== run A ==
==> flow/design.v (excerpt) <==
module axis_matmul2x2(
    input                       clk             ,
    input                       rst             ,
    input                       s_axis_tvalid   ,
    input     [31 : 0]          s_axis_tdata    ,
    input                       s_axis_tlast    ,
    output                      s_axis_tready   ,
    output                      m_axis_tvalid   ,
    output    [31 : 0]          m_axis_tdata    ,
    output                      m_axis_tlast    ,
    input                       m_axis_tready   
);
For scale: roughly 1400 cells after synthesis, roughly 290 flip-flops, roughly 0.014 mm² of cells after synthesis.
Settings: LEC_CHECK=0, CAP_MARGIN=20, CELL_PAD_IN_SITES_DETAIL_PLACEMENT=1, CELL_PAD_IN_SITES_GLOBAL_PLACEMENT=3, CORE_MARGIN=10, CORE_UTILIZATION=57, GPL_ROUTABILITY_DRIVEN=0, GPL_TIMING_DRIVEN=0, MIN_ROUTING_LAYER=met2, SLEW_MARGIN=20, TNS_END_PERCENT=85; clock period 11.8 ns.
run.sh (not shown) runs the stock make flow with config.mk's settings and CLKGATE_MAP_FILE=.
FAIL run A @ 3_1_place_gp_skip_io: tool exited with error
### run A -> run B
- clearing MIN_ROUTING_LAYER, which used to be met2
- swapping 10 for 2 in CORE_MARGIN
- clearing CELL_PAD_IN_SITES_DETAIL_PLACEMENT, which used to be 1
- clearing CELL_PAD_IN_SITES_GLOBAL_PLACEMENT, which used to be 3
- clearing GPL_TIMING_DRIVEN, which used to be 0
- clearing TNS_END_PERCENT, which used to be 85
- swapping 57 for 40 in CORE_UTILIZATION
- clearing GPL_ROUTABILITY_DRIVEN, which used to be 0
- swapping 11.8 for 7.65 in the clock period (ns, I/O delays scaled along)
[summary]
Diff run A -> run B: mean cell area of the mapped netlist held, area fraction in and, or, nand and nor cells after synthesis held. Taking run A over run B, the floorplan die height ratio works out to 0.925. From run A to run B the numbers moved as follows: row count grew by 11, synthesized cell count held steady, die size grew by 17%, total cell area reported by yosys after synthesis held steady, complex-gate fraction of the synthesized area held steady. Sort run A and run B by initial core utilization asc -> top: run B. Die boundary width in run B is about 8% higher than in run A. Run B did not stop at any stage, and its layout met the timing, DRC and antenna checks. Compared with run A, run B degrades area inside the core boundary.
Relative to run B, the following input files were edited for run C:
- swapping 40 for 66 in CORE_UTILIZATION
- putting CTS_CLUSTER_DIAMETER at 209 where nothing was set
- swapping 7.65 for 6.24 in the clock period (ns, I/O delays scaled along)
Notes after the runs:
- In run C the implementation completed, yet the final layout does not meet the checks, the culprit being setup timing.
- Going from run B to run C, worst-case register-to-register setup slack down 0.68 ns, logic gate share of total power moved up, power increased by about 23% relative to the old numbers, final total negative setup slack has decreased, clock power went up 20%.
- Run C does worse than run B on detailed-route via count.
- Cmp run C and run B / final period utilization / lower: run B
- Re global-route wire length before repair: run C is 440 µm down on run B.
- Compared with run B, run C shows critical path depth higher by 1.
- Run C: number of search-and-repair iterations in the first detailed-routing pass is 1 higher than what run B reported.
The inputs of run D differ from those of run C as listed below.
- a change of CORE_UTILIZATION from 66 to 65
- a deleted CTS_CLUSTER_DIAMETER that had been 209
- a change of the clock period (ns, I/O delays scaled along) from 6.24 to 3.98
==> results <==
Finished, but not clean: run D, with setup timing.
From the logs: run C reached the end of the flow and failed the layout checks with setup timing.
Of run C and run D, the lower post-route total power belongs to run C.
Detailed-routed wire length on met3 was higher in run C than in run D.
Run D has worst-margin pin slew below what run C had.
Relative to run C, the detailed-route wire length on metal 1 measured on run D has decreased slightly.
Total negative setup slack, run C and run D, lower one = run D.
Power in combinational cells went up by more than half going from run C to run D.
In terms of combinational cell fraction of total power, run D and run C differ only marginally.
Global-route usage over all layers: lower on run D
Here is what was changed in the inputs of run E compared with run D.
- CORE_UTILIZATION changed from 65 to 72
- the clock period (ns, I/O delays scaled along) changed from 3.98 to 9.59
Notes after the runs:
- Run D and run E: one clean run, run E; the rest did not finish clean.
- Run D: all stages done; final checks FAILED (setup timing).
- Going from run D to run E, total power after layout dropped about 60%, final cell count dropped about 3%, final core area utilization climbed 5.6 points.
- Across both runs, worst setup timing slack at the placement stage was higher for run E than for run D.
- Run E vs. run D: portion of total power attributed to combinational logic shrank by 0.6 points; total routing usage reported by global routing went up 3.7 points.
Edits applied to the flow inputs when going from run E to run F:
- setting ABC_AREA to 1 for the first time
- setting CTS_CLUSTER_SIZE to 99 for the first time
- changing the clock period (ns, I/O delays scaled along) from 9.59 to 5.22
==> comparison <==
Run F finished all stages; layout check result: FAIL, due to setup timing. A capturing element of the worst setup path of u_top.sa.sa_0_1.c_reg[15] is what run F shows, while u_top.sa.sa_1_0.c_reg[15] belongs to run E. Summary of run F over run E: total track usage shows an increase of 3.3 points; area enclosed by the die boundary went down by 470 µm²; synthesized netlist cell count grew by 201; cell leakage power now sits higher.
Power and IR drop assume default switching activity.
